==> design/flow/design.v <==
`default_nettype none
module as2650(
	input clk,
	input rst,
	input [7:0] bus_in,
	output [7:0] bus_out,
	output le_lo,
	output le_hi,
	output OEb,
	output WEb,
	output bus_dir,
	output IOC,
	output IOD,
	input [6:0] irqs,
	output flag,
	input sense,
	output reg [7:0] ext_io_addr,
	output reg io_bus_cyc,
	output reg io_bus_we,
	output reg [7:0] io_bus_out,
	input [7:0] io_bus_in,
	output [7:0] debug_psl,
	output [7:0] debug_psu,
	output [32:0] la_data_out,
	input wb_hidden_rom_enable,
	output reg cpu_hidden_rom_enable,
	output WE_ram
);
reg trap;
reg [7:0] irqs_latch;
wire [2:0] irq_num = irqs_latch[7] ? 3'h7 : (irqs_latch[6] ? 3'h6 : (irqs_latch[5] ? 3'h5 : (irqs_latch[4] ? 3'h4 : (irqs_latch[3] ? 3'h3 : (irqs_latch[2] ? 3'h2 : (irqs_latch[1] ? 3'h1 : 3'h0))))));
reg [7:0] regs [7:0];
reg [7:0] psu;
assign debug_psu = psu;
assign flag = psu[6];
reg [7:0] psl;
assign debug_psl = psl;
reg [15:0] stack [15:0];
wire [15:0] TOS = stack[psu[3:0] - 1];
reg [12:0] PC;
reg [2:0] page_reg; 
reg [11:0] ivectors_base;
reg [15:0] last_addr;
reg [3:0] cycle;
reg [7:0] insin;
reg [15:0] instruction_args_latch;
reg extend;
reg [1:0] warmup;
reg halted;
wire reset = rst || warmup;
reg indirect_cyc;
reg [1:0] indexed_cyc;
reg [15:0] indirect_target;
reg relative_cyc;
wire [7:0] instruction = cycle == FETCH ? bus_in : insin;
localparam FETCH = 0;
localparam PARAM1 = 1;
localparam PARAM2 = 2;
localparam DATA1 = 3;
localparam IO1 = 4;
localparam IO2 = 5;
localparam INVALID = 6;
localparam HALT = 7;
localparam EXT_IO1 = 8;
localparam EXT_IO2 = 9;
localparam EXT_IO3 = 10;
localparam EXT_IO4 = 11;
localparam INTERRUPT_ACTION1 = 12;
wire [7:0] reg_plus_1 = instr_reg_v + 1;
wire [7:0] reg_minus_1 = instr_reg_v - 1;
wire [1:0] index_control = extend ? 2'b11 : indexed_cyc;
wire [7:0] index = instr_reg_v;
wire is_data_fetch_cycle = relative_cyc || indirect_cyc || cycle == DATA1 || is_interrupt_cycle;
wire is_interrupt_cycle = cycle == INTERRUPT_ACTION1;
wire is_instr_fetch_cycle = (cycle == FETCH || cycle == PARAM1 || cycle == PARAM2) && !is_data_fetch_cycle;
wire le_lo_act = (is_instr_fetch_cycle || is_data_fetch_cycle) && (requested_addr[7:0] != last_addr[7:0] && requested_addr[15:8] == last_addr[15:8]) && !IO_cyc;
assign le_lo = le_lo_act && !reset;
wire le_hi_act = (is_instr_fetch_cycle || is_data_fetch_cycle) && (requested_addr[15:8] != last_addr[15:8]) && !IO_cyc;
assign le_hi = le_hi_act && !reset;
wire [15:0] requested_addr = (cycle == DATA1
								? (indirect_cyc || extend ? instruction_args_latch : {page_reg, instruction_args_latch[12:0]})
								: (is_instr_fetch_cycle ? {page_reg, PC} : (indirect_cyc || relative_cyc ? indirect_target : 0))
									+ (!is_instr_fetch_cycle && cycle == PARAM2 ? 1 : 0))
								+ (indexed_data1 ? index : 0);
wire write_cyc = cycle == DATA1 && is_store || (cycle == PARAM1 && relative_cyc && is_store);
assign OEb = !(((is_instr_fetch_cycle || is_data_fetch_cycle) && last_addr == requested_addr) || (IO_cyc && is_IO_READ)) || reset || write_cyc;
assign WE_ram = write_cyc && !reset && (last_addr == requested_addr);
assign WEb = !(write_cyc || (is_IO_WRITE && cycle == IO1)) || reset || (last_addr != requested_addr && !IO_cyc);
assign bus_out = is_IO_WRITE && IO_cyc ? instr_reg_v : (le_lo_act ? requested_addr[7:0] : (le_hi_act ? requested_addr[15:8] : alu_instr_reg));
assign bus_dir = !(!WEb || le_lo_act || le_hi_act || (is_IO_WRITE && IO_cyc)) || reset;
wire IO_cyc = cycle == IO1 || cycle == IO2;
assign IOC = IO_cyc && !insin[6];
assign IOD = IO_cyc && insin[6];
wire is_RETURN = (instruction[7:2] == 6'b000101 || instruction[7:2] == 6'b001101) && !extend;
wire is_DAR = instruction[7:2] == 6'b100101 && !extend;
wire is_CLR = instruction[7:2] == 6'h31 && !extend;
wire is_EXT = instruction == 8'hB7 && !extend;
wire is_HALT = instruction == 8'h40 && !extend;
wire is_NOP = instruction == 8'hC0 && !extend;
wire is_XCHG = instruction == 8'h91 && !extend;
wire is_MUL = instruction == 8'h90 && !extend;
wire is_ZBR = (instruction == 8'h9B || instruction == 8'hBB) && !extend;
wire is_BXA = (instruction == 8'h9F || instruction == 8'hBF) && !extend;
wire is_LPS = instruction[7:1] == 7'h49 && !extend;
wire is_SPS = instruction[7:1] == 7'h09 && !extend;
wire is_BRANCH = instruction[4:3] == 2'b11;
wire needs_param = (instruction[3:2] == 2'b01 || instruction[3:2] == 2'b10) && !is_RETURN && !is_DAR && !is_CLR && !is_EXT && !extend;
wire needs_2_param = instruction[3:2] == 2'b11 || (extend && instruction[3:2] == 2'b10);
wire is_indexed = ((instruction[3:2] == 2'b11 && instruction_args_latch[14:13] != 2'b00) && !is_BRANCH && !indirect_cyc && !extend) || (extend && (instruction[7:2] == 6'h03 || instruction[7:2] == 6'h33));
wire is_indirect_pre = (instruction[3:2] == 2'b10 || instruction[3:2] == 2'b11) && !indirect_cyc && !extend;
wire is_indirect_p1 = bus_in[7] && is_indirect_pre;
wire is_indirect_p2 = instruction_args_latch[15] && is_indirect_pre;
wire is_store = (instruction[7:4] == 4'hC && !is_NOP && !extend) || (instruction[7:3] == 5'h19 && extend);
wire is_COM = instruction[7:4] == 4'hE && !extend;
wire is_ALU_op = !instruction[4] && !is_store && !is_HALT && !is_COM && (!extend || instruction[3] == 1);
wire is_immediate = instruction[3:2] == 2'b01;
wire is_zero_reg = instruction[3:2] == 2'b00;
wire is_add_sub = instruction[7:5] == 3'h4 || instruction[7:5] == 3'h5;
wire is_relative = instruction[3:2] == 2'b10;
wire is_PUSH = instruction == 8'h10 && !extend;
wire is_POP = instruction == 8'h11 && !extend;
wire is_TPS = instruction[7:1] == 7'h5A && !extend;
wire is_CPS = instruction[7:1] == 7'h3A && !extend;
wire is_PPS = instruction[7:1] == 7'h3B && !extend;
wire is_RRR = instruction[7:2] == 6'h14 && !extend;
wire is_RRL = instruction[7:2] == 6'h34 && !extend;
wire is_TMI = instruction[7:2] == 6'h3D && !extend;
wire is_IO_READ = (instruction[7:2] == 6'h0C || instruction[7:2] == 6'h1C) && !extend;
wire is_IO_WRITE = (instruction[7:2] == 6'h2C || instruction[7:2] == 6'h3C) && !extend;
wire is_CPL = instruction[7:2] == 6'h38 && extend;
wire is_PSHS = instruction == 8'h10 && extend;
wire is_POPS = instruction == 8'h11 && extend;
wire is_SVB = instruction == 8'h12 && extend;
wire is_CHRP = instruction == 8'h13 && extend;
wire is_EXT_IO = (instruction[7:2] == 6'h15 || instruction[7:2] == 6'h35) && !extend;
wire is_TRAP = instruction == 8'h90 && extend;
wire is_CLRT = instruction == 8'h91 && extend;
wire is_LIR = instruction == 8'h92 && extend;
wire is_SIR = instruction == 8'h93 && extend;
wire [2:0] instr_reg_a = {psl[4], instruction[1:0]};
wire [7:0] instr_reg_v = regs[instr_reg_a];
wire [12:0] relative_eff_address_pre = PC + 1 + {bus_in[6], bus_in[6], bus_in[6], bus_in[6], bus_in[6], bus_in[6], bus_in[6:0]};
wire [15:0] relative_eff_address = {page_reg, relative_eff_address_pre};
wire is_CC_BRANCH = instruction[7:4] == 4'h1 || instruction[7:4] == 4'h3 || instruction[7:4] == 4'h9 || instruction[7:4] == 4'hB;
wire is_REG_BRANCH = !is_CC_BRANCH;
wire is_BRANCH_SUB = instruction[7:4] != 4'hF && instruction[5:4] == 2'b11;
wire [7:0] branch_compare_reg = instruction[7:4] == 4'hD ? reg_plus_1 : (instruction[7:4] == 4'hF ? reg_minus_1 : instr_reg_v);
wire should_branch = (is_CC_BRANCH && instruction[7] && psl[7:6] != instruction[1:0]) || (is_CC_BRANCH && !instruction[7] && instruction[1:0] == 2'b11) || (is_CC_BRANCH && !instruction[7] && psl[7:6] == instruction[1:0] || (is_REG_BRANCH && branch_compare_reg != 8'h00)) || is_ZBR || is_BXA;
wire [15:0] zbr_target = {(bus_in[6] ? 10'b0000000111 : 10'h000), bus_in[5:0]};
wire [2:0] r0_a = {psl[4], 2'b00};
wire [2:0] r1_a = {psl[4], 2'b01};
wire [2:0] r2_a = {psl[4], 2'b10};
wire [2:0] r3_a = {psl[4], 2'b11};
assign la_data_out = {halted, regs[r3_a], regs[r2_a], regs[r1_a], regs[r0_a]};
wire [15:0] mul_res = regs[r0_a] * regs[r1_a];
wire [7:0] rrr = psl[3] ? {psl[0], instr_reg_v[7:1]} : {instr_reg_v[0], instr_reg_v[7:1]};
wire [7:0] rrl = psl[3] ? {instr_reg_v[6:0], psl[0]} : {instr_reg_v[6:0], instr_reg_v[7]};
wire indexed_data1 = indexed_cyc && cycle == DATA1;
wire [7:0] alu_instr_reg = indexed_data1 ? regs[r0_a] : instr_reg_v;
wire [7:0] alu_input1 = is_zero_reg ? regs[r0_a] : alu_instr_reg;
wire [7:0] alu_input2 = is_zero_reg ? instr_reg_v : bus_in;
wire [2:0] alu_op = instruction[7:5];
reg [8:0] alu_next;
always @(*) begin
	case(alu_op)
		1: alu_next = {psl[0], alu_input1 ^ alu_input2};
		2: alu_next = {psl[0], alu_input1 & alu_input2};
		3: alu_next = {psl[0], alu_input1 | alu_input2};
		4: alu_next = {1'b0, alu_input1} + {1'b0, alu_input2} + {8'h00, (psl[3] && psl[0])};
		5: alu_next = {1'b0, alu_input1} + {1'b0, ~alu_input2} + {8'h00, (!psl[3] || psl[0])};
		default: alu_next = {psl[0], alu_input2};
	endcase
end
wire next_idc = alu_next[4] != alu_input1[4] ^ (instruction[7:5] == 5 ? ~alu_input2[4] : alu_input2[4]);
wire next_ovf = alu_input1[7] == alu_input2[7] && alu_next[7] != alu_input1[7];
always @(posedge clk) begin
	if(rst || (warmup != 0)) begin
		psl <= 8'h00;
		psu <= 8'h20;  
		cycle <= 4'h0;
		last_addr <= 16'hAAAA;
		insin <= 8'h00;
		instruction_args_latch <= 16'h0000;
		PC <= 13'h0000;
		extend <= 1'b0;
		warmup <= rst ? 2'b11 : warmup - 1;
		halted <= 1'b0;
		indirect_cyc <= 1'b0;
		indirect_target <= 16'h0000;
		relative_cyc <= 1'b0;
		regs[0] <= 8'h00;
		regs[1] <= 8'h00;
		regs[2] <= 8'h00;
		regs[3] <= 8'h00;
		regs[4] <= 8'h00;
		regs[5] <= 8'h00;
		regs[6] <= 8'h00;
		regs[7] <= 8'h00;
		indexed_cyc <= 2'b00;
		page_reg <= 3'b000;
		ivectors_base <= 12'h000;
		chirp_ptr <= 3'b000;
		ext_io_addr <= 8'h00;
		io_bus_cyc <= 1'b0;
		io_bus_we <= 1'b0;
		io_bus_out <= 8'h00;
		trap <= 1'b0;
		cpu_hidden_rom_enable <= wb_hidden_rom_enable;
	end else begin
		psu[7] <= sense;
		if(psl[4]) regs[3'b000] <= regs[3'b100];
		else regs[3'b100] <= regs[3'b000];
		if(le_lo_act) last_addr[7:0] <= requested_addr[7:0];
		if(le_hi_act) last_addr[15:8] <= requested_addr[15:8];
		if(cycle == FETCH) begin
			indirect_cyc <= 1'b0;
			relative_cyc <= 1'b0;
			indexed_cyc <= 2'b00;
			instruction_args_latch <= 16'h0000;
			if(last_addr == requested_addr) begin
				PC <= PC + 1;
				insin <= bus_in;
				if(is_LIR) begin
					instruction_args_latch <= {regs[r3_a], regs[r2_a]};
					cycle <= DATA1;
					extend <= 1'b0;
					insin <= 8'h0C;
				end else if(is_SIR) begin
					instruction_args_latch <= {regs[r3_a], regs[r2_a]};
					cycle <= DATA1;
					extend <= 1'b0;
					insin <= 8'hCC;
				end else if(needs_param || needs_2_param) begin
					if(is_BRANCH && !should_branch) begin
						PC <= PC + (needs_2_param ? 3 : 2);
						cycle <= FETCH;
						if(is_REG_BRANCH) regs[instr_reg_a] <= branch_compare_reg;
					end else cycle <= PARAM1;
				end else begin
					if(is_HALT) halted <= 1'b1;
					extend <= is_EXT;
					if(is_CPL) begin
						regs[instr_reg_a] <= ~instr_reg_v;
					end
					if(is_TRAP) begin
						trap <= 1'b1;
					end
					if(is_CLRT) begin
						trap <= 1'b0;
					end
					if(is_XCHG) begin
						regs[r0_a] <= regs[r1_a];
						regs[r1_a] <= regs[r0_a];
					end
					if(is_PUSH) begin
						stack[psu[3:0]] <= {regs[r1_a], regs[r0_a]};
						psu[3:0] <= psu[3:0] + 1;
					end
					if(is_POP) begin
						regs[r0_a] <= TOS[7:0];
						regs[r1_a] <= TOS[15:8];
						psu[3:0] <= psu[3:0] - 1;
					end
					if(is_PSHS) begin
						stack[psu[3:0]] <= {psu, psl};
						psu[3:0] <= psu[3:0] + 1;
					end
					if(is_POPS) begin
						psl <= TOS[7:0];
						psu <= {TOS[15:12], psu[3:0] - 4'b0001};
					end
					if(is_SVB) begin
						ivectors_base <= {regs[r1_a], regs[r0_a][7:4]};
					end
					if(is_CHRP) begin
						regs[r0_a] <= {1'b0, chirpchar};
						chirp_ptr <= chirp_ptr + 1;
						psl[7:6] <= 2'b01;
					end
					if(is_CLR) begin
						regs[instr_reg_a] <= 8'h00;
					end
					if(is_RETURN) begin
						if(instruction[1:0] == 2'b11 || instruction[1:0] == psl[7:6]) begin
							PC <= TOS[12:0];
							page_reg <= TOS[15:13];
							psu[3:0] <= psu[3:0] - 1;
							if(instruction[5]) psu[5] <= 1'b0;
						end
					end
					if(is_MUL) begin
						regs[r0_a] <= mul_res[7:0];
						regs[r1_a] <= mul_res[15:8];
						psl[7:6] <= mul_res > 32767 ? 'b10 : (mul_res != 0 ? 'b01 : 'b00);
					end
					if(is_COM && is_zero_reg) begin
						perform_compare(regs[r0_a], regs[instr_reg_a]);
					end else if(is_ALU_op && is_zero_reg) begin
						perform_alu_op(r0_a);
					end else if(is_store && !is_NOP && is_zero_reg) begin
						regs[instr_reg_a] <= regs[r0_a];
						set_cc_for(regs[r0_a]);
					end 
					if(is_DAR) begin
						regs[instr_reg_a] <= {regs[instr_reg_a][7:4] + (psl[0] ? 4'h0 : 4'hA), regs[instr_reg_a][3:0] + (psl[5] ? 4'h0 : 4'hA)};
					end 
					if(is_RRR) begin
						if(psl[3]) begin
							psl[0] <= instr_reg_v[0];
							psl[5] <= instr_reg_v[6];
						end
						set_cc_for(rrr);
						regs[instr_reg_a] <= rrr;
					end 
					if(is_RRL) begin
						if(psl[3]) begin
							psl[0] <= instr_reg_v[7];
							psl[5] <= instr_reg_v[4];
						end
						set_cc_for(rrl);
						regs[instr_reg_a] <= rrl;
					end
					if(is_LPS) begin
						if(instruction[0]) psl <= regs[r0_a];
						else psu <= regs[r0_a];
					end
					if(is_SPS) begin
						if(instruction[0]) begin
							regs[r0_a] <= psl;
							set_cc_for(psl);
						end else begin
							regs[r0_a] <= psu;
							set_cc_for(psu);
						end
					end
					cycle <= is_HALT ? HALT : (is_IO_READ || is_IO_WRITE ? IO1 : FETCH);
				end
			end
		end
		if(cycle == PARAM1) begin
			if(last_addr == requested_addr) begin
				if(is_instr_fetch_cycle) PC <= PC + 1;
				if(is_immediate || relative_cyc) begin
					if(is_store) begin
					end else if(is_ALU_op) begin
						perform_alu_op(instr_reg_a);
					end else begin
						if(is_TPS) begin
							if(((instruction[0] ? psl : psu) & bus_in) == bus_in) psl[7:6] <= 2'b00;
							else psl[7:6] <= 2'b01;
						end
						if(is_CPS) begin
							if(instruction[0]) psl <= psl & ~bus_in;
							else psu <= psu & ~bus_in;
						end
						if(is_PPS) begin
							if(instruction[0]) psl <= psl | bus_in;
							else psu <= psu | bus_in;
						end
						if(is_EXT_IO) begin
							ext_io_addr <= bus_in;
						end
						if(is_COM) begin
							perform_compare(alu_instr_reg, bus_in);
						end
						if(is_TMI) begin
							if((instr_reg_v & bus_in) == instr_reg_v) psl[7:6] <= 2'b00;
							else psl[7:6] <= 2'b01;
						end
					end
					cycle <= is_EXT_IO ? EXT_IO1 : FETCH;
					extend <= 1'b0;
					relative_cyc <= 1'b0;
				end else if(needs_2_param || indirect_cyc) begin
					cycle <= PARAM2;
				end else if(is_relative && is_indirect_p1) begin
					indirect_target <= is_ZBR ? zbr_target : relative_eff_address;
					indirect_cyc <= 1'b1;
				end else if(is_relative && !is_indirect_p1) begin
					if(is_BRANCH) begin
						if(is_ZBR) perform_branch(zbr_target);
						else perform_branch(relative_eff_address);
						extend <= 1'b0;
						cycle <= FETCH;
					end else begin
						relative_cyc <= 1'b1;
						indirect_target <= relative_eff_address;
					end
				end
				instruction_args_latch[15:8] <= bus_in;
			end
		end
		if(cycle == PARAM2) begin
			if(last_addr == requested_addr) begin
				if(is_instr_fetch_cycle) PC <= PC + 1;
				if(!indirect_cyc && instruction_args_latch[14:13] != 2'b00 && !is_BRANCH) begin
					indexed_cyc <= is_indexed ? instruction_args_latch[14:13] : 2'b00;
					regs[instr_reg_a] <= !is_indexed || instruction_args_latch[14:13] == 2'b11 || extend ? regs[instr_reg_a] : (instruction_args_latch[14:13] == 2'b01 ? reg_plus_1 : reg_minus_1);
				end
				if(is_indirect_p2 && !indirect_cyc) begin
					indirect_cyc <= 1'b1;
					indirect_target <= is_BRANCH ? {page_reg[2], instruction_args_latch[14:8], bus_in} : {page_reg, instruction_args_latch[12:8], bus_in};
					cycle <= PARAM1;
				end else if(is_BRANCH) begin
					if(instruction == 8'h1F) begin
						cpu_hidden_rom_enable <= 1'b0;
					end
					perform_branch((indirect_cyc || extend ? {instruction_args_latch[15:8], bus_in} : {page_reg[2], instruction_args_latch[14:8], bus_in}) + (is_BXA ? {8'h00, regs[r3_a]} : 16'h0000));
					cycle <= FETCH;
					extend <= 1'b0;
				end else cycle <= DATA1;
				instruction_args_latch[7:0] <= bus_in;
			end
		end
		if(cycle == DATA1) begin
			if(last_addr == requested_addr) begin
				indirect_cyc <= 1'b0;
				indexed_cyc <= 2'b00;
				instruction_args_latch <= 16'h0000;
				if(is_store) begin
				end else if(is_COM) begin
					perform_compare(alu_instr_reg, bus_in);
				end else if(is_ALU_op) begin
					perform_alu_op(indexed_data1 ? r0_a : instr_reg_a);
				end
				cycle <= FETCH;
				extend <= 1'b0;
			end
		end
		if(cycle == IO1) begin
			cycle <= IO2;
		end
		if(cycle == IO2) begin
			if(is_IO_READ) begin
				regs[instr_reg_a] <= bus_in;
				psl[7:6] <= bus_in > 127 ? 2'b10 : (bus_in == 0 ? 2'b00 : 2'b01);
			end
			cycle <= FETCH;
		end
		if(cycle == EXT_IO1) begin
			io_bus_cyc <= 1'b0;
			io_bus_out <= instr_reg_v;
			io_bus_we <= instruction[7];
			cycle <= EXT_IO2;
		end
		if(cycle == EXT_IO2) begin
			io_bus_cyc <= 1'b1;
			cycle <= EXT_IO3;
		end
		if(cycle == EXT_IO3) begin
			cycle <= EXT_IO4;
		end
		if(cycle == EXT_IO4) begin
			io_bus_cyc <= 1'b0;
			if(!instruction[7]) begin
				regs[instr_reg_a] <= io_bus_in;
				set_cc_for(io_bus_in);
			end
			io_bus_we <= 1'b0;
			cycle <= FETCH;
		end
		if(cycle == INTERRUPT_ACTION1) begin
			insin <= 8'h3F;
			indirect_cyc <= 1'b1;
			indirect_target <= {ivectors_base, irq_num, 1'b0};
			psu[5] <= 1'b1;
			cycle <= PARAM1;
		end
		if(cycle == HALT || (cycle == FETCH && last_addr != requested_addr)) begin
			if(irqs != 0 && !psu[5]) begin
				irqs_latch <= {irqs[6], irqs[5], irqs[4], trap, irqs[3], irqs[2], irqs[1], irqs[0]};
				cycle <= INTERRUPT_ACTION1;
			end
		end
	end
end
task set_cc_for(input [7:0] val);
	begin
		psl[7:6] <= val > 127 ? 'b10 : (val != 0 ? 'b01 : 'b00);
	end
endtask
task perform_alu_op(input [2:0] targ_reg);
	begin
		regs[targ_reg] <= alu_next[7:0];
		psl[0] <= alu_next[8];
		set_cc_for(alu_next[7:0]);
		if(is_add_sub) begin
			psl[5] <= next_idc;
			psl[2] <= next_ovf;
		end
	end
endtask
task perform_compare(input [7:0] in1, input [7:0] in2);
	begin
		if(in1 == in2) psl[7:6] <= 2'b00;
		else if(psl[1] || in1[7] == in2[7]) begin
			if(in1 > in2) psl[7:6] <= 2'b01;
			else if(in1 < in2) psl[7:6] <= 2'b10;
		end else psl[7:6] <= in1[7] ? 2'b10 : 2'b01;
	end
endtask
task perform_branch(input [15:0] target);
	begin
			if(is_BRANCH_SUB) begin
				stack[psu[3:0]] <= {page_reg, indirect_cyc || is_interrupt_cycle ? PC : PC + 13'h0001};
				psu[3:0] <= psu[3:0] + 1;
			end
			PC <= target[12:0];
			page_reg <= target[15:13];
			if(is_REG_BRANCH) regs[instr_reg_a] <= branch_compare_reg;
	end
endtask
reg [2:0] chirp_ptr;
reg [6:0] chirpchar;
always @(*) begin
	case(chirp_ptr)
		0: chirpchar = 7'h43;
		1: chirpchar = 7'h68;
		2: chirpchar = 7'h69;
		3: chirpchar = 7'h72;
		4: chirpchar = 7'h70;
		5: chirpchar = 7'h21;
		6: chirpchar = 13;
		7: chirpchar = 10;
	endcase
end
endmodule
==> design/flow/run.sh <==
#!/bin/bash
# the make line also repeats each setting of config.mk as NAME=value (left out here)
make -C /OpenROAD-flow-scripts/flow DESIGN_CONFIG=/design/flow/config.mk WORK_HOME=/design/flow/orfs CLKGATE_MAP_FILE= finish
==> design/flow/config.mk <==
export PLATFORM = sky130hd
export DESIGN_NAME = as2650
export DESIGN_NICKNAME = as2650
export VERILOG_FILES = /design/flow/design.v
export SDC_FILE = /design/flow/constraint.sdc
export NUM_CORES = 4
export LEC_CHECK = 0
export ABC_AREA = 1
export CAP_MARGIN = 20
export CELL_PAD_IN_SITES_GLOBAL_PLACEMENT = 3
export CORE_MARGIN = 2
export CORE_UTILIZATION = 64
export CTS_CLUSTER_SIZE = 24
export GPL_TIMING_DRIVEN = 1
export HOLD_SLACK_MARGIN = 0.16
export PLACE_DENSITY_LB_ADDON = 0.02
export SLEW_MARGIN = 25
==> design/flow/constraint.sdc <==
create_clock -name core_clock -period 16.0 [get_ports {clk}]
set_input_delay 3.2000 -clock core_clock [delete_from_list [all_inputs] [get_ports {clk}]]
set_output_delay 3.2000 -clock core_clock [all_outputs]
set_load 0.01 [all_outputs]
==> results of run 1 <==
==> out/metrics.yaml, run 1 <==
synth_nets: 4923
syn_avg_cell_area_um2: 7.391
error: "[ERROR FLW-0024] Place density exceeds 1.0 (current PLACE_DENSITY_LB_ADDON =  0.02). Please check if the value of  PLACE_DENSITY_LB_ADDON is between 0 and 0.99."
simple_gate_share_pct: 24.71
fp_util_pct: 64.77
top_cell_area_share_pct: 28.37
postSynthCellCount: 4725
die_area_um2: 56450
synth.largest_area_cell: "edfxtp_1"
haltStage: "global placement without I/O (3_1_place_gp_skip_io)"
fp.dieH_um: 237.6
ys_sh_aoi_pct: 19.79
status: "stopped before the end"
synthArstFlopShare_pct: 0
synth_warnings: 1
ys_types: 71
die_w_um: 237.6
edf_count: 330
muxShareOfSynthArea_pct: 0.8025
synth_top_cell_by_count: "nand2_1"
synth_flops: 477
top_cells_by_area: "edfxtp_1, nand2_1, dfxtp_1"
ys_seq_share_pct: 36.80
flop_cell: "edfxtp_1"
top_cells_by_count: "nand2_1, nor2_1, inv_1, o21ai_0, edfxtp_1"
rows: 85
ys_area_um2: 34920
top_logic_kind: "simple AND/OR/NAND/NOR gates"
coreArea_um2: 53920
ys_sh_adder_pct: 7.050
syn_area_um2: 34920
synth_stat.cells: 4725
xor_share_pct: 2.232
==> inputs of run 2 (changes only) <==
- ABC_AREA: 1 -> unset
- CELL_PAD_IN_SITES_GLOBAL_PLACEMENT: 3 -> unset
- CORE_UTILIZATION: 64 -> 40
- CTS_CLUSTER_SIZE: 24 -> unset
- GPL_TIMING_DRIVEN: 1 -> unset
- HOLD_SLACK_MARGIN: 0.16 -> unset
- MAX_ROUTING_LAYER: unset -> met4
- PLACE_DENSITY_LB_ADDON: 0.02 -> unset
- SETUP_SLACK_MARGIN: unset -> -0.8
- SLEW_MARGIN: 25 -> 20
==> out/metrics.yaml, run 2 <==
status: "no timing/DRC/antenna violations"
flop_cell: "edfxtp_1"
rows: 107  # +26%
cp.depth: 21
syn_avg_cell_area_um2: 9.038  # +22%
crit_fanout: 20
met1_length_um: 64680
synth.largest_area_cell: "edfxtp_1"
seq_power_share_pct: 44.8
syn2layout_area_growth_pct: 14.31
synthArstFlopShare_pct: 0  # unchanged
fin_nets: 4056
antenna_found_initial: 4
worstSetupStartpointType: "primary input"
simple_gate_share_pct: 17.19  # -7.5 points
path_cells: "clkdlybuf4s50_1, mux2_2, mux4_2, mux2i_1, clkinv_1, nand2b_1, inv_1, ha_1, a211oi_1, o21a_1, o31ai_1, a311oi_1, o31ai_1, xor2_1, o211a_1, nand4_1, or3_1, o211ai_1, o211ai_1, o21ai_0, clkdlybuf4s50_1"
top_logic_kind: "AND-OR/OR-AND gates"
rr_endpoint: "stack[7][13]$_DFFE_PP_"
fin_crit_ps: 14270
power.group.top: "registers"
ys_area_um2: 34140  # -2.2%
drv_slew: 0
ys_types: 92  # +30%
slew_headroom_pct: 17.93
synth_stat.cells: 3778  # -20%
seq-power_w: 0.00132
hold_violations: 0
hold_path.class: "reg -> reg"
ant_nets: 0
cts_hold_buffers: 0
die_area_um2: 87710  # +55%
fin_tns_setup_ps: 0
fp.dieH_um: 296.2  # +25%
clock_net_power_w: 0.00132
top_cells_by_count: "nor2_1, nand2_1, edfxtp_1, a21oi_1, o21ai_0"
hp-start: "cycle[5]$_DFF_P_"
ys_seq_share_pct: 37.64  # +0.84 points
gp_congestion: 1.077
htree_levels: 2
synth_flops: 477  # unchanged
fin_util_pct: 45.98
criticalPathCategory: "in -> out"
highest_layer: "met4"
p_comb_w: 0.000301
syn_area_um2: 34140  # -2.2%
ys_sh_aoi_pct: 20.21  # +0.42 points
switching_share_pct: 26.95
internal_power_w: 0.002151
ys_sh_adder_pct: 7.212  # +0.16 points
pre_cts_ws_ps: 1902
die_w_um: 296.2  # +25%
xor_share_pct: 3.558  # +1.3 points
drt_iter0_drc: 4435
r2r_slack_ps: 6710
routed-wl-met3_um: 19670
drt_first_pass_iters: 6
leakage_nw: 13.76
rsz0062_at_grt: "no"
post_cts_buffers: 0
p_comb_share_pct: 10.2
worst_pin_slew_ps: 1197
ioPinCount: 112
wl_met2_um: 68240
grt_first_pass_wirelength_um: 230000
r2r_start: "cycle[6]$_DFF_P_"
cap_violations: 0
reg2reg_depth: 25
fp_util_pct: 40.23  # -25 points
cp_num_buf_inv: 4
wirelength_um: 163500
endpoint: "bus_out[0]"
grt_util_all_layers_pct: 37.65
grt_overflow: 0
power.switching_w: 0.0007932
numClockSinks: 477
hpwl_um: 119800
clk_path_buf_depth: 3
critPathLaunch: "bus_in[0]"
fmax_ghz: 0.07007
finalNonFillerCells: 5049
post-route-period-util_pct: 89.20
postSynthCellCount: 3778  # -20%
p_per_area_nw_per_um2: 75.43
layout_setup_ws_ps: 1728
place_inst: 4945
slowest_delay_ps: 860
critical_path_required_ps: 12800
clk_pin_slew_ps: 50
cts_made_buffers: 55
io_buffers: 111
cp_top_family: "AND-OR/OR-AND gates"
synth_top_cell_by_count: "nor2_1"
setup_violations: 0
final.setup_skew_ps: 30.53
tool_warnings: 51
clk_latency_ps: 660
peakVddDrop_uv: 88.46
wire_per_inst_um: 32.39
detail_route.vias_per_cell: 6.579
clockPowerShare_pct: 44.9
top_cell_area_share_pct: 29.02  # +0.65 points
cts_tree: "done"
drc: 0
synth_nets: 3976  # -19%
crit_arrival_ps: 11070
synth_warnings: 1  # unchanged
cts_resized: 0
vias: 33220
grt_max_degree: 57
clockRootBuffer: "clkbuf_16"
critical_path.slowest_cell: "or3_1"
first_global_vias: 30790
whs_endpoint: "cycle[10]$_DFF_P_"
coreArea_um2: 84880  # +57%
setup.worst_path.end_class: "output pin"
top_cells_by_area: "edfxtp_1, dfxtp_1, ha_1"
muxShareOfSynthArea_pct: 9.429  # +8.6 points
edf_count: 330  # unchanged
hold_path_depth: 1
run 2: per-stage QoR:
| stage | area (um2) | hold WS (ps) | total power (W) |
|---|---|---|---|
| after global placement | 37120 | 433.5 | 0.001633 |
| after detailed placement | 37120 | 437.8 | 0.001631 |
| after global routing | 39030 | 486.4 | 0.003013 |
| after floorplan | 34140 | 408.8 | 0.001494 |
| final | 39030 | 459.8 | 0.002944 |
| after CTS | 39000 | 462.0 | 0.002936 |
run 2: layer usage:
metal,GRT usage (%),vias up
met5,-,-
met4,20.25,0
met3,8.896,523
met2,53.64,2251
met1,49.33,16190
li1,-,14250
run 2: final cells by class:
cell class	count	area [um2]
multi-input cells	2877	19900
inverters	182	684.4
clock buffers	66	1489
diodes	3	7.507
fillers	8242	45850
clock inverters	35	386.6
repair buffers	265	2267
flip-flops and latches	477	12860
well taps	1144	1431
==> inputs of run 3 (changes only) <==
- ABC_AREA: unset -> 1
- CAP_MARGIN: 20 -> 30
- CELL_PAD_IN_SITES_DETAIL_PLACEMENT: unset -> 1
- CORE_ASPECT_RATIO: unset -> 0.71
- CORE_UTILIZATION: 40 -> 72
- CTS_CLUSTER_DIAMETER: unset -> 231
- GPL_TIMING_DRIVEN: unset -> 1
- MIN_ROUTING_LAYER: unset -> met1
- PLACE_DENSITY_LB_ADDON: unset -> 0.12
- SETUP_SLACK_MARGIN: -0.8 -> 3.47
- SLEW_MARGIN: 20 -> 15
- clock period: 16.0 -> 12.1 ns (I/O delays scaled with it)
==> out/metrics.yaml, run 3 <==
xor_share_pct: 2.232  # -1.3 points
fp.dieH_um: 189.6  # -36%
io_buffers: 111  # unchanged
ys_seq_share_pct: 36.80  # -0.84 points
postSynthCellCount: 4725  # +25%
flop_cell: "edfxtp_1"
top_cells_by_area: "edfxtp_1, nand2_1, dfxtp_1"
ys_types: 71  # -23%
edf_count: 330  # unchanged
error: "[ERROR DPL-0033] detailed placement checks failed during check placement."
ys_sh_aoi_pct: 19.79  # -0.42 points
top_cell_area_share_pct: 28.37  # -0.65 points
synth_flops: 477  # unchanged
ys_area_um2: 34920  # +2.3%
synth_stat.cells: 4725  # +25%
coreArea_um2: 47530  # -44%
fp_util_pct: 73.48  # +33 points
haltStage: "detailed placement (3_5_place_dp)"
synthArstFlopShare_pct: 0  # unchanged
syn_area_um2: 34920  # +2.3%
gp_congestion: 1.209  # +12%
ys_sh_adder_pct: 7.050  # -0.16 points
synth_nets: 4923  # +24%
syn_avg_cell_area_um2: 7.391  # -18%
synth.largest_area_cell: "edfxtp_1"
synth_warnings: 1  # unchanged
ioPinCount: 112  # unchanged
die_w_um: 265.4  # -10%
rows: 67  # -37%
synth_top_cell_by_count: "nand2_1"
muxShareOfSynthArea_pct: 0.8025  # -8.6 points
top_cells_by_count: "nand2_1, nor2_1, inv_1, o21ai_0, edfxtp_1"
die_area_um2: 50310  # -43%
simple_gate_share_pct: 24.71  # +7.5 points
status: "stopped before the end"
top_logic_kind: "simple AND/OR/NAND/NOR gates"
==> run 3: stage by stage <==
step	setup WS, ps	power, W	hold slack, ps	instance area [um2]	cells
after floorplan	3482	0.002025	393.6	35010	4725
after global placement	1223	0.002185	401.3	36640	5323
==> inputs of run 4 (changes only) <==
- CAP_MARGIN: 30 -> 20
- CELL_PAD_IN_SITES_DETAIL_PLACEMENT: 1 -> unset
- CORE_ASPECT_RATIO: 0.71 -> unset
- CORE_UTILIZATION: 72 -> 61
- CTS_CLUSTER_DIAMETER: 231 -> unset
- GPL_TIMING_DRIVEN: 1 -> unset
- MAX_ROUTING_LAYER: met4 -> unset
- MIN_ROUTING_LAYER: met1 -> unset
- PLACE_DENSITY_LB_ADDON: 0.12 -> unset
- SETUP_SLACK_MARGIN: 3.47 -> unset
- SLEW_MARGIN: 15 -> 20
- clock period: 12.1 -> 9.8 ns (I/O delays scaled with it)
==> out/metrics.yaml, run 4 <==
xor_share_pct: 2.232  # unchanged
coreArea_um2: 56500  # +19%
fp_util_pct: 61.82  # -12 points
htree_levels: 2
cap_violations: 0
worstSetupStartpointType: "primary input"
top_logic_kind: "simple AND/OR/NAND/NOR gates"
cts_tree: "done"
seq_power_share_pct: 45.6
edf_count: 330  # unchanged
postSynthCellCount: 4725  # unchanged
numClockSinks: 477
synth_top_cell_by_count: "nand2_1"
hold_path_depth: 2
ys_sh_adder_pct: 7.050  # unchanged
drv_slew: 0
status: "no timing/DRC/antenna violations"
critPathLaunch: "bus_in[0]"
layout_setup_ws_ps: 400.9
rr_endpoint: "regs[3][6]$_SDFFCE_PN0P_"
tool_warnings: 57
hp-start: "cycle[5]$_DFF_P_"
clk_latency_ps: 670
gp_congestion: 1.084  # -10%
first_global_vias: 33830
peakVddDrop_uv: 184.9
highest_layer: "met5"
seq-power_w: 0.00215
criticalPathCategory: "in -> out"
whs_endpoint: "cycle[10]$_DFF_P_"
synth_stat.cells: 4725  # unchanged
p_per_area_nw_per_um2: 121.4
simple_gate_share_pct: 24.71  # unchanged
grt_first_pass_wirelength_um: 217400
endpoint: "bus_out[1]"
clockPowerShare_pct: 42.4
grt_overflow: 0
r2r_start: "cycle[3]$_DFF_P_"
top_cells_by_count: "nand2_1, nor2_1, inv_1, o21ai_0, edfxtp_1"
power.switching_w: 0.001323
crit_arrival_ps: 7440
vias: 37290
ys_types: 71  # unchanged
cts_made_buffers: 50
clk_pin_slew_ps: 60
post-route-period-util_pct: 95.91
io_buffers: 111  # unchanged
met1_length_um: 52750
cts_resized: 0
power.group.top: "registers"
wirelength_um: 149300
switching_share_pct: 27.99
muxShareOfSynthArea_pct: 0.8025  # unchanged
wl_met2_um: 60120
grt_util_all_layers_pct: 49.15
cp.depth: 30
critical_path.slowest_cell: "clkdlybuf4s50_1"
synth_nets: 4923  # unchanged
ys_area_um2: 34920  # unchanged
critical_path_required_ps: 7840
rows: 87  # +30%
hold_violations: 0
post_cts_buffers: 0
slew_headroom_pct: 13.34
drt_iter0_drc: 6440
synth_flops: 477  # unchanged
hpwl_um: 106600
cts_hold_buffers: 0
setup_violations: 0
fin_nets: 5004
wire_per_inst_um: 26.58
synth.largest_area_cell: "edfxtp_1"
leakage_nw: 14.86
clockRootBuffer: "clkbuf_16"
hold_path.class: "reg -> reg"
p_comb_w: 0.000567
cp_num_buf_inv: 6
fin_crit_ps: 9399
setup.worst_path.end_class: "output pin"
grt_max_degree: 105
syn_area_um2: 34920  # unchanged
p_comb_share_pct: 12.0
crit_fanout: 13
antenna_found_initial: 9
ys_sh_aoi_pct: 19.79  # unchanged
drt_first_pass_iters: 12
syn_avg_cell_area_um2: 7.391  # unchanged
synth_warnings: 1  # unchanged
ioPinCount: 112  # unchanged
clk_path_buf_depth: 3
cp_top_family: "simple AND/OR/NAND/NOR gates"
flop_cell: "edfxtp_1"
top_cells_by_area: "edfxtp_1, nand2_1, dfxtp_1"
final.setup_skew_ps: 103.2
die_w_um: 243.3  # -8.3%
worst_pin_slew_ps: 1288
fin_tns_setup_ps: 0
fp.dieH_um: 243.3  # +28%
top_cell_area_share_pct: 28.37  # unchanged
detail_route.vias_per_cell: 6.638
clock_net_power_w: 0.00201
internal_power_w: 0.003405
ys_seq_share_pct: 36.80  # unchanged
r2r_slack_ps: 1180
routed-wl-met3_um: 24760
rsz0062_at_grt: "no"
drc: 0
ant_nets: 0
pre_cts_ws_ps: 362.0
fmax_ghz: 0.1064
reg2reg_depth: 43
synthArstFlopShare_pct: 0  # unchanged
slowest_delay_ps: 770
syn2layout_area_growth_pct: 11.51
die_area_um2: 59180  # +18%
cpMostUsedCell: "nand2_1"
==> run 4: stage by stage <==
step	cell area (um2)	power, W	hold slack, ps	instances	utilization [%]
final	38950	0.004728	422.7	5617	68.94
after floorplan	34920	0.002498	393.6	4725	-
after global placement	37140	0.002721	414.6	5509	65.75
after global routing	38920	0.004802	462.2	5605	68.88
after detailed placement	37140	0.002721	406.4	5509	65.75
after CTS	38860	0.004670	420.4	5603	68.79
==> run 4: cell type report <==
class                   count  area (um2)
diodes                     13       32.53
clock buffers              63        1394
clock inverters            31       327.8
fillers                  4680       17550
inverters                 553        2082
multi-input cells        3477       19170
flip-flops and latches    477       12860
well taps                 756       945.9
repair buffers            247        2132
==> run 4: metal layers <==
layer / track usage (%) / up-vias
met2: 69.55 / 3246
li1: - / 16350
met1: 63.79 / 16930
met4: 31.11 / 12
met3: 17.50 / 741
met5: 0 / -
==> inputs of run 5 (changes only) <==
- ABC_AREA: 1 -> unset
- CORE_UTILIZATION: 61 -> 24
- clock period: 9.8 -> 25.1 ns (I/O delays scaled with it)
==> out/metrics.yaml, run 5 <==
status: "no timing/DRC/antenna violations"
drt_iter0_drc: 4260  # -34%
drt_first_pass_iters: 7  # -5
clk_path_buf_depth: 3  # unchanged
io_buffers: 111  # unchanged
grtUsageMet3_pct: 5.096  # -12 points
synth_warnings: 1  # unchanged
drc: 0  # unchanged
synth.largest_area_cell: "edfxtp_1"
clockPowerShare_pct: 46.4  # +4.0 points
cts_hold_buffers: 0  # unchanged
slew_headroom_pct: 17.40  # +4.1 points
fillers: 14800  # +220%
die_w_um: 381.2  # +57%
top_cells_by_area: "edfxtp_1, dfxtp_1, ha_1"
grt_overflow: 0  # unchanged
top_cell_area_share_pct: 29.02  # +0.65 points
cpMostUsedCell: "buf_4"
fin_tns_setup_ps: 0  # unchanged
cts_resized: 0  # unchanged
slowest_delay_ps: 860  # +90 ps
ys_area_um2: 34140  # -2.2%
ys_types: 92  # +30%
cp_top_family: "buffers and inverters"
numClockSinks: 477  # unchanged
critical_path.slowest_cell: "nor2_1"
met2_usage_pct: 33.02  # -37 points
seq-power_w: 0.000841  # -61%
finalInstanceArea_um2: 40110  # +3.0%
ant_nets: 0  # unchanged
leakage_nw: 13.81  # -7.1%
cp_num_buf_inv: 7  # +1
top_logic_kind: "AND-OR/OR-AND gates"
die_area_um2: 145300  # +150%
wirelength_um: 167700  # +12%
vias: 33540  # -10%
fin_crit_ps: 18600
p_comb_share_pct: 9.9  # -2.1 points
ys_seq_share_pct: 37.64  # +0.84 points
final.setup_skew_ps: 87.30  # -15.95 ps
fin_nets: 4059  # -19%
fp_util_pct: 24.14  # -38 points
synthArstFlopShare_pct: 0  # unchanged
seq_power_share_pct: 43.8  # -1.8 points
gr-max-usage-layer: "met2"
worstSetupStartpointType: "primary input"
hpwl_um: 125500  # +18%
internal_power_w: 0.001422  # -58%
hp-start: "cycle[5]$_DFF_P_"
fp.dieH_um: 381.2  # +57%
clock_net_power_w: 0.000891  # -56%
criticalPathCategory: "in -> out"
gp_congestion: 1.030  # -5.0%
flop_cell: "edfxtp_1"
power.switching_w: 0.0004999  # -62%
reg2reg_depth: 25  # -42%
synth_stat.cells: 3778  # -20%
crit_fanout: 29  # +16
cts_made_buffers: 55  # +10%
endpoint: "bus_out[0]"
synth_nets: 3976  # -19%
postSynthCellCount: 3778  # -20%
first_global_vias: 31530  # -6.8%
post_cts_buffers: 0  # unchanged
top_cells_by_count: "nor2_1, nand2_1, edfxtp_1, a21oi_1, o21ai_0"
cap_violations: 0  # unchanged
clk_pin_slew_ps: 60  # about the same
critical_path_required_ps: 20080  # +12240 ps
simple_gate_share_pct: 17.19  # -7.5 points
p_per_area_nw_per_um2: 47.93  # -61%
critPathLaunch: "bus_in[0]"
xor_share_pct: 3.558  # +1.3 points
hold_path.class: "reg -> reg"
crit_arrival_ps: 13580  # +6140 ps
r2r_slack_ps: 15540  # +14360 ps
clk_latency_ps: 680  # about the same
ioPinCount: 112  # unchanged
cts_tree: "done"
tool_warnings: 51  # -11%
antenna_found_initial: 9  # unchanged
hold_path_depth: 1  # -1
drv_slew: 0  # unchanged
whs_endpoint: "cycle[10]$_DFF_P_"
cp.depth: 25  # -17%
grt_max_degree: 49  # -53%
synth_top_cell_by_count: "nor2_1"
power.group.top: "clock"
htree_levels: 2  # unchanged
ys_sh_aoi_pct: 20.21  # +0.42 points
edf_count: 330  # unchanged
muxShareOfSynthArea_pct: 9.429  # +8.6 points
fmax_ghz: 0.05377
setup.worst_path.end_class: "output pin"
p_comb_w: 0.000190  # -66%
dpl_cell_area_um2: 38030  # +2.4%
grt_first_pass_wirelength_um: 236700  # +8.9%
post-route-period-util_pct: 74.10  # -22 points
rr_endpoint: "stack[4][6]$_DFFE_PP_"
detail_route.vias_per_cell: 5.779  # -13%
syn_avg_cell_area_um2: 9.038  # +22%
syn_area_um2: 34140  # -2.2%
ys_sh_adder_pct: 7.212  # +0.16 points
grt_util_all_layers_pct: 22.17  # -27 points
worst_pin_slew_ps: 1239  # -48.98 ps
met1_usage_pct: 30.02  # -34 points
hold_violations: 0  # unchanged
syn2layout_area_growth_pct: 17.46
rsz0062_at_grt: "no"
peakVddDrop_uv: 59.73  # -68%
clockRootBuffer: "clkbuf_16"
coreArea_um2: 141400  # +150%
rows: 138  # +59%
setup_violations: 0  # unchanged
switching_share_pct: 26.00  # -2.0 points
r2r_start: "psl[4]$_SDFF_PN0_"
wire_per_inst_um: 28.89  # +8.7%
synth_flops: 477  # unchanged
-- run 5: per-layer routing --
metal	part of all wire, %	wire [um]
met5	0.026	43
met4	5.7	9496
met3	11	18230
met2	43	71380
met1	41	68550
-- run 5: through the flow --
stage	power (W)	utilization, %	cells	hold slack, ps	setup WS [ps]
finish	0.001922	28.36	5804	450.6	6502
global route	0.001967	28.35	5796	477.4	6033
CTS	0.001923	28.30	5792	454.0	6644
detailed placement	0.001039	26.89	5690	439.0	6681
global placement	0.001040	26.88	5689	435.5	6875
floorplan	0.0009521	-	3778	408.8	9843
-- run 5: area by class of cell --
| type | count | area (um2) | share of cell area (%) |
|---|---|---|---|
| repair buffers | 268 | 2301 | 5.737 |
| flip-flops and latches | 477 | 12860 | 32.06 |
| diodes | 8 | 20.02 | 0.04992 |
| multi-input cells | 2877 | 19890 | 49.59 |
| inverters | 182 | 684.4 | 1.706 |
| clock buffers | 62 | 1403 | 3.497 |
| well taps | 1890 | 2365 | 5.896 |
| clock inverters | 40 | 586.8 | 1.463 |
==> inputs of run 6 (changes only) <==
- CAP_MARGIN: 20 -> 30
- CELL_PAD_IN_SITES_DETAIL_PLACEMENT: unset -> 0
- CORE_ASPECT_RATIO: unset -> 1.12
- CORE_MARGIN: 2 -> 5
- CORE_UTILIZATION: 24 -> 61
- GPL_TIMING_DRIVEN: unset -> 1
- MAX_ROUTING_LAYER: unset -> met4
- MIN_ROUTING_LAYER: unset -> met1
- PLACE_DENSITY_LB_ADDON: unset -> 0.12
- SETUP_SLACK_MARGIN: unset -> 2.67
- SLEW_MARGIN: 20 -> 15
- clock period: 25.1 -> 9.57 ns (I/O delays scaled with it)
==> out/metrics.yaml, run 6 <==
synthArstFlopShare_pct: 0  # unchanged
synth_warnings: 1  # unchanged
die_w_um: 233.6  # -39%
synth_stat.cells: 3778  # unchanged
gp_congestion: 1.208  # +17%
fp_util_pct: 61.83  # +38 points
top_cells_by_area: "edfxtp_1, dfxtp_1, ha_1"
ys_sh_aoi_pct: 20.21  # unchanged
grt_util_all_layers_pct: 78.55
coreArea_um2: 55220  # -61%
ys_sh_adder_pct: 7.212  # unchanged
rows: 91  # -34%
ioPinCount: 112  # unchanged
die_area_um2: 60810  # -58%
error: "[ERROR GRT-0232] Routing congestion too high. Check the congestion heatmap in the GUI."
simple_gate_share_pct: 17.19  # unchanged
top_cells_by_count: "nor2_1, nand2_1, edfxtp_1, a21oi_1, o21ai_0"
io_buffers: 111  # unchanged
grt_overflow: 207
haltStage: "global routing (5_1_grt)"
ys_seq_share_pct: 37.64  # unchanged
flop_cell: "edfxtp_1"
syn_area_um2: 34140  # unchanged
cts_hold_buffers: 0  # unchanged
htree_levels: 2  # unchanged
fp.dieH_um: 260.4  # -32%
ys_types: 92  # unchanged
clockRootBuffer: "clkbuf_16"
postSynthCellCount: 3778  # unchanged
ys_area_um2: 34140  # unchanged
hpwl_um: 119600  # -4.6%
clk_path_buf_depth: 3  # unchanged
edf_count: 330  # unchanged
pre_cts_ws_ps: 163.1  # -6518 ps
syn_avg_cell_area_um2: 9.038  # unchanged
numClockSinks: 477  # unchanged
top_logic_kind: "AND-OR/OR-AND gates"
synth.largest_area_cell: "edfxtp_1"
muxShareOfSynthArea_pct: 9.429  # unchanged
status: "stopped before the end"
synth_top_cell_by_count: "nor2_1"
synth_nets: 3976  # unchanged
top_cell_area_share_pct: 29.02  # unchanged
place_inst: 4552  # -20%
synth_flops: 477  # unchanged
cts_made_buffers: 50  # -9.1%
xor_share_pct: 3.558  # unchanged
[run 6: through the flow]
step	instance area (um2)	power (W)	hold WS, ps
after global placement	36900	0.002707	437.3
after CTS	41000	0.004707	464.5
after detailed placement	36920	0.002715	445.3
after floorplan	34620	0.002505	408.8
[run 6: what timing repair did]
action                                  in CTS
resized                                    331
pin swaps                                   61
endpoints found under the setup margin     776
setup buffers                              117
gates cloned                                19
hold endpoints to repair                     0
[run 6: layer usage]
metal	GRT overflow	global-route usage, %
met1	17	79.84
met2	92	89.16
met3	19	67.15
met4	79	71.25
met5	-	-
==> inputs of run 7 (changes only) <==
- CAP_MARGIN: 30 -> 20
- CELL_PAD_IN_SITES_DETAIL_PLACEMENT: 0 -> unset
- CORE_ASPECT_RATIO: 1.12 -> unset
- CORE_MARGIN: 5 -> 2
- CORE_UTILIZATION: 61 -> 44
- GPL_TIMING_DRIVEN: 1 -> unset
- MAX_ROUTING_LAYER: met4 -> unset
- MIN_ROUTING_LAYER: met1 -> unset
- PLACE_DENSITY_LB_ADDON: 0.12 -> unset
- SETUP_SLACK_MARGIN: 2.67 -> unset
- SLEW_MARGIN: 15 -> 20
- clock period: 9.57 -> 10.0 ns (I/O delays scaled with it)
==> out/metrics.yaml, run 7 <==
layout_setup_ws_ps: 286.5
clk_path_buf_depth: 3  # unchanged
wirelength_um: 163900
worst_pin_slew_ps: 1153
top_logic_kind: "AND-OR/OR-AND gates"
rows: 102  # +12%
numClockSinks: 477  # unchanged
synthArstFlopShare_pct: 0  # unchanged
p_per_area_nw_per_um2: 121.4
crit_arrival_ps: 7710
timing.hold.ws_ps: 466.4
r2r_slack_ps: 1760
seq-power_w: 0.00212
ys_area_um2: 34140  # unchanged
crit_fanout: 18
drt_iter0_drc: 4888
hold_path_depth: 1
seq_power_share_pct: 44.5
critPathLaunch: "bus_in[1]"
cts_made_buffers: 55  # +10%
grt_overflow: 0
htree_levels: 2  # unchanged
top_cells_by_count: "nor2_1, nand2_1, edfxtp_1, a21oi_1, o21ai_0"
finalNonFillerCells: 4979
syn_avg_cell_area_um2: 9.038  # unchanged
rr_endpoint: "psl[7]$_SDFF_PN0_"
ys_seq_share_pct: 37.64  # unchanged
criticalPathCategory: "in -> out"
flop_cell: "edfxtp_1"
r2r_start: "cycle[4]$_DFF_P_"
vias: 33680
leakage_nw: 13.97
setup_violations: 0
slowest_delay_ps: 640
die_w_um: 282.6  # +21%
critical_path_required_ps: 8000
fp.dieH_um: 282.6  # +8.5%
post_cts_buffers: 0  # -100%
p_comb_share_pct: 10.2
antenna_found_initial: 7
edf_count: 330  # unchanged
setup.worst_path.end_class: "output pin"
reg2reg_depth: 22
cp_num_buf_inv: 6
power.group.top: "clock"
ys_types: 92  # unchanged
internal_power_w: 0.003484
synth_stat.cells: 3778  # unchanged
cp.depth: 23
hp-start: "cycle[5]$_DFF_P_"
hpwl_um: 121500  # +1.6%
clk_latency_ps: 670
cts_tree: "done"
hold_path.class: "reg -> reg"
io_buffers: 111  # unchanged
finalPower_w: 0.004758
drt_first_pass_iters: 7
cpMostUsedCell: "buf_4"
cap_violations: 0
synth_nets: 3976  # unchanged
gp_congestion: 1.099  # -9.1%
endpoint: "bus_out[2]"
fin_crit_ps: 9713
ant_nets: 0
synth_warnings: 1  # unchanged
rsz0062_at_grt: "no"
post-route-period-util_pct: 97.13
clk_pin_slew_ps: 60
power.switching_w: 0.001274
met1_usage_pct: 52.31
met2_usage_pct: 59.59
status: "no timing/DRC/antenna violations"
synth_flops: 477  # unchanged
fin_nets: 4088
tool_warnings: 51
cp_top_family: "buffers and inverters"
ys_sh_aoi_pct: 20.21  # unchanged
switching_share_pct: 26.78
xor_share_pct: 3.558  # unchanged
worstSetupStartpointType: "primary input"
first_global_vias: 31480
fin_tns_setup_ps: 0
coreArea_um2: 77080  # +40%
p_comb_w: 0.000486
synth.largest_area_cell: "edfxtp_1"
syn2layout_area_growth_pct: 14.75
whs_endpoint: "cycle[10]$_DFF_P_"
syn_area_um2: 34140  # unchanged
top_cell_area_share_pct: 29.02  # unchanged
muxShareOfSynthArea_pct: 9.429  # unchanged
fmax_ghz: 0.1030
postSynthCellCount: 3778  # unchanged
grt_first_pass_wirelength_um: 230900
clockRootBuffer: "clkbuf_16"
drc: 0
path_cells: "clkdlybuf4s50_1, buf_4, mux2i_2, buf_4, mux2i_2, nor2_1, ha_1, o21ai_0, o21a_1, o31ai_1, buf_4, o31ai_1, nor3_1, xnor3_1, and3b_1, and4_1, nor2_1, buf_12, nand2_1, nand2_1, a21oi_1, a21oi_1, clkdlybuf4s50_1"
wire_per_inst_um: 32.93
ys_sh_adder_pct: 7.212  # unchanged
ioPinCount: 112  # unchanged
critical_path.slowest_cell: "clkdlybuf4s50_1"
peakVddDrop_uv: 170.1
die_area_um2: 79840  # +31%
grtUsageMet3_pct: 12.16
final.setup_skew_ps: 50.47
clockPowerShare_pct: 45.3
clock_net_power_w: 0.00216
gr-max-usage-layer: "met2"
grt_util_all_layers_pct: 40.52
pre_cts_ws_ps: 19.47  # -143.7 ps
fp_util_pct: 44.29  # -18 points
top_cells_by_area: "edfxtp_1, dfxtp_1, ha_1"
hold_violations: 0
slew_headroom_pct: 20.94
drv_slew: 0
place_inst: 4873  # +7.1%
detail_route.vias_per_cell: 6.765
simple_gate_share_pct: 17.19  # unchanged
grt_max_degree: 69
synth_top_cell_by_count: "nor2_1"
## run 7: layout make-up
type / instances / area (um2)
Fill cell: 7387 / 37900
Multi-Input combinational cell: 2877 / 19870
Sequential cell: 477 / 12860
Timing Repair Buffer: 297 / 2535
Clock buffer: 70 / 1515
Tap cell: 1040 / 1301
Inverter: 182 / 684.4
Clock inverter: 34 / 412.9
Antenna cell: 2 / 5.005
## run 7: layer usage
metal	up-vias	routed length, um
met1	16400	62630
met2	2395	68970
li1	14310	-
met3	566	20570
met5	-	38
met4	6	11730
## run 7: stage by stage
stage / area, um2 / utilization (%)
floorplan: 34140 / -
global placement: 37210 / 48.28
detailed placement: 37220 / 48.28
CTS: 39150 / 50.79
global route: 39180 / 50.82
finish: 39180 / 50.83
## run 7: timing repair
item / CTS / global route
hold buffers: 0 / 0
setup endpoints to repair: 2 / 11
gates resized: 2 / 3
==> inputs of run 8 (changes only) <==
- ABC_AREA: unset -> 1
- CAP_MARGIN: 20 -> 30
- CORE_ASPECT_RATIO: unset -> 0.81
- CORE_UTILIZATION: 44 -> 40
- CTS_CLUSTER_SIZE: unset -> 75
- GPL_ROUTABILITY_DRIVEN: unset -> 0
- GPL_TIMING_DRIVEN: unset -> 0
- MAX_ROUTING_LAYER: unset -> met4
- SETUP_SLACK_MARGIN: unset -> -0.8
- clock period: 10.0 -> 16.0 ns (I/O delays scaled with it)
==> out/metrics.yaml, run 8 <==
rr_endpoint: "stack[15][7]$_DFFE_PP_"
cts_resized: 0  # -2
p_comb_w: 0.000348  # -28%
finalNonFillerCells: 6133  # +23%
fin_tns_setup_ps: 0  # unchanged
p_per_area_nw_per_um2: 76.79  # -37%
dpl_cell_area_um2: 38060  # +2.3%
setup_violations: 0  # unchanged
finalPower_w: 0.003082  # -35%
clk_pin_slew_ps: 60  # about the same
synth_top_cell_by_count: "nand2_1"
simple_gate_share_pct: 24.71  # +7.5 points
clockRootBuffer: "clkbuf_16"
cp.depth: 33  # +43%
whs_endpoint: "cycle[10]$_DFF_P_"
hold_violations: 0  # unchanged
cp_num_buf_inv: 9  # +3
post-route-period-util_pct: 96.21  # -0.92 points
clk_latency_ps: 690  # +20 ps
criticalPathCategory: "in -> out"
grt_overflow: 0  # unchanged
slowest_delay_ps: 780  # +140 ps
cpMostUsedCell: "nand2_1"
drv_slew: 0  # unchanged
crit_arrival_ps: 12190  # +4480 ps
fin_crit_ps: 15390
tool_warnings: 51  # unchanged
io_buffers: 111  # unchanged
rsz0062_at_grt: "no"
fp.dieH_um: 269.9  # -4.5%
cp_top_family: "simple AND/OR/NAND/NOR gates"
clockPowerShare_pct: 45.9  # +0.6 points
r2r_slack_ps: 6440  # +4680 ps
numClockSinks: 477  # unchanged
syn2layout_area_growth_pct: 14.92
muxShareOfSynthArea_pct: 0.8025  # -8.6 points
worst_pin_slew_ps: 1282  # +129.1 ps
die_area_um2: 89700  # +12%
fin_nets: 5137  # +26%
top_cells_by_area: "edfxtp_1, nand2_1, dfxtp_1"
detail_route.vias_per_cell: 6.182  # -8.6%
fmax_ghz: 0.06496
drt_first_pass_iters: 11  # +4
wirelength_um: 160000  # -2.4%
clock_net_power_w: 0.00141  # -35%
place_inst: 6014  # +23%
coreArea_um2: 86530  # +12%
top_cell_area_share_pct: 28.37  # -0.65 points
drc: 0  # unchanged
antenna_found_initial: 8  # +1
grt_max_degree: 17  # -75%
leakage_nw: 15.01  # +7.5%
ys_seq_share_pct: 36.80  # -0.84 points
r2r_start: "cycle[6]$_DFF_P_"
internal_power_w: 0.002238  # -36%
fp_util_pct: 40.36  # -3.9 points
vias: 37920  # +13%
flop_cell: "edfxtp_1"
cap_violations: 0  # unchanged
crit_fanout: 10  # -8
slew_headroom_pct: 14.26  # -6.7 points
cts_tree: "done"
critical_path.slowest_cell: "clkdlybuf4s50_1"
status: "no timing/DRC/antenna violations"
wire_per_inst_um: 26.09  # -21%
switching_share_pct: 27.38  # +0.60 points
p_comb_share_pct: 11.3  # +1.1 points
die_w_um: 332.3  # +18%
synth_nets: 4923  # +24%
reg2reg_depth: 39  # +77%
syn_avg_cell_area_um2: 7.391  # -18%
endpoint: "bus_out[1]"
ys_area_um2: 34920  # +2.3%
top_cells_by_count: "nand2_1, nor2_1, inv_1, o21ai_0, edfxtp_1"
ys_sh_adder_pct: 7.050  # -0.16 points
clk_path_buf_depth: 3  # unchanged
cts_hold_buffers: 0  # unchanged
first_global_vias: 33880  # +7.6%
edf_count: 330  # unchanged
power.group.top: "clock"
synth_warnings: 1  # unchanged
cts_made_buffers: 53  # -3.6%
seq-power_w: 0.00132  # -38%
ant_nets: 0  # unchanged
hold_path.class: "reg -> reg"
final.setup_skew_ps: 70.74  # +20.27 ps
hp-start: "cycle[5]$_DFF_P_"
xor_share_pct: 2.232  # -1.3 points
drt_iter0_drc: 6420  # +31%
postSynthCellCount: 4725  # +25%
post_cts_buffers: 0  # unchanged
synth.largest_area_cell: "edfxtp_1"
worstSetupStartpointType: "primary input"
top_logic_kind: "simple AND/OR/NAND/NOR gates"
peakVddDrop_uv: 86.79  # -49%
htree_levels: 2  # unchanged
syn_area_um2: 34920  # +2.3%
seq_power_share_pct: 42.8  # -1.7 points
grt_util_all_layers_pct: 35.25  # -5.3 points
ioPinCount: 112  # unchanged
critical_path_required_ps: 12800  # +4800 ps
synth_stat.cells: 4725  # +25%
synthArstFlopShare_pct: 0  # unchanged
synth_flops: 477  # unchanged
power.switching_w: 0.0008439  # -34%
ys_types: 71  # -23%
finalInstanceArea_um2: 40140  # +2.4%
hpwl_um: 121200  # -0.28%
setup.worst_path.end_class: "output pin"
rows: 97  # -4.9%
ys_sh_aoi_pct: 19.79  # -0.42 points
critPathLaunch: "bus_in[0]"
grt_first_pass_wirelength_um: 229000  # -0.82%
hold_path_depth: 2  # +1
[run 8: stage by stage]
stage	setup WS [ps]	utilization, %	hold slack (ps)
6_report	606.2	46.38	423.6
5_1_grt	286.4	46.37	454.0
4_1_cts	1159	46.27	421.7
3_5_place_dp	1207	43.98	408.8
3_3_place_gp	1241	43.29	416.3
2_1_floorplan	5134	-	393.6
[run 8: layout make-up]
cell class	count	area [um2]
clock inverter	39	601.8
fill	8775	46400
antenna	12	30.03
inverter	553	2081
clock buffer	60	1373
buffer	218	933.4
tap	1138	1424
timing repair buffer	159	1600
sequential	477	12850
multi-input combinational	3477	19240
[run 8: layer usage]
| layer | vias up | wire length [um] | track usage (%) |
|---|---|---|---|
| met3 | 599 | 26240 | 14.02 |
| met1 | 17800 | 65010 | 48.10 |
| li1 | 16620 | - | - |
| met2 | 2900 | 60670 | 45.84 |
| met4 | 0 | 8083 | 13.83 |
| met5 | - | 0 | - |
==> inputs of run 9 (changes only) <==
- ABC_AREA: 1 -> unset
- CAP_MARGIN: 30 -> 20
- CORE_ASPECT_RATIO: 0.81 -> unset
- CORE_UTILIZATION: 40 -> 65
- CTS_CLUSTER_SIZE: 75 -> 28
- GPL_ROUTABILITY_DRIVEN: 0 -> unset
- GPL_TIMING_DRIVEN: 0 -> unset
- HOLD_SLACK_MARGIN: unset -> 0.3
- SETUP_SLACK_MARGIN: -0.8 -> -0.55
- clock period: 16.0 -> 8.19 ns (I/O delays scaled with it)
==> out/metrics.yaml, run 9 <==
ys_seq_share_pct: 37.64  # +0.84 points
synth_top_cell_by_count: "nor2_1"
status: "stopped before the end"
htree_levels: 2  # unchanged
synth.largest_area_cell: "edfxtp_1"
top_cell_area_share_pct: 29.02  # +0.65 points
top_cells_by_count: "nor2_1, nand2_1, edfxtp_1, a21oi_1, o21ai_0"
hpwl_um: 119200  # -1.6%
ys_sh_aoi_pct: 20.21  # +0.42 points
ys_sh_adder_pct: 7.212  # +0.16 points
haltStage: "global routing (5_1_grt)"
flop_cell: "edfxtp_1"
coreArea_um2: 51610  # -40%
fp.dieH_um: 233.2  # -14%
rows: 83  # -14%
cts_made_buffers: 51  # -3.8%
synth_flops: 477  # unchanged
numClockSinks: 477  # unchanged
xor_share_pct: 3.558  # +1.3 points
cts_hold_buffers: 0  # unchanged
die_w_um: 233.2  # -30%
postSynthCellCount: 3778  # -20%
top_logic_kind: "AND-OR/OR-AND gates"
top_cells_by_area: "edfxtp_1, dfxtp_1, ha_1"
error: "[ERROR GRT-0116] Global routing finished with congestion. Check the congestion regions in the DRC Viewer."
ioPinCount: 112  # unchanged
muxShareOfSynthArea_pct: 9.429  # +8.6 points
synth_nets: 3976  # -19%
simple_gate_share_pct: 17.19  # -7.5 points
ys_area_um2: 34140  # -2.2%
fp_util_pct: 66.15  # +26 points
ys_types: 92  # +30%
io_buffers: 111  # unchanged
place_inst: 4710  # -22%
syn_area_um2: 34140  # -2.2%
grt_overflow: 3
synth_stat.cells: 3778  # -20%
synth_warnings: 1  # unchanged
die_area_um2: 54380  # -39%
grt_util_all_layers_pct: 69.93
edf_count: 330  # unchanged
syn_avg_cell_area_um2: 9.038  # +22%
synthArstFlopShare_pct: 0  # unchanged
clockRootBuffer: "clkbuf_16"
clk_path_buf_depth: 3  # unchanged
gp_congestion: 1.233
==> run 9: repair_timing <==
item | 4_1_cts
buffers inserted | 1
resized | 8
gates cloned | 0
setup endpoints to repair | 14
==> run 9: metrics by stage <==
| step | setup TNS [ps] | instance area (um2) | worst slack (ps) | power (W) |
|---|---|---|---|---|
| after detailed placement | -95300 | 38350 | -1213 | 0.003192 |
| after global placement | -43030 | 38350 | -1171 | 0.003175 |
| after floorplan | -1734 | 34140 | -303.0 | 0.002918 |
| after CTS | -5637 | 40130 | -541.2 | 0.005620 |
==> run 9: per-layer routing <==
layer	GRT usage, %	overflow
met5	-	-
met2	86.01	0
met4	60.95	3
met3	49.41	0
met1	73.13	0
Power and IR drop assume default switching activity.
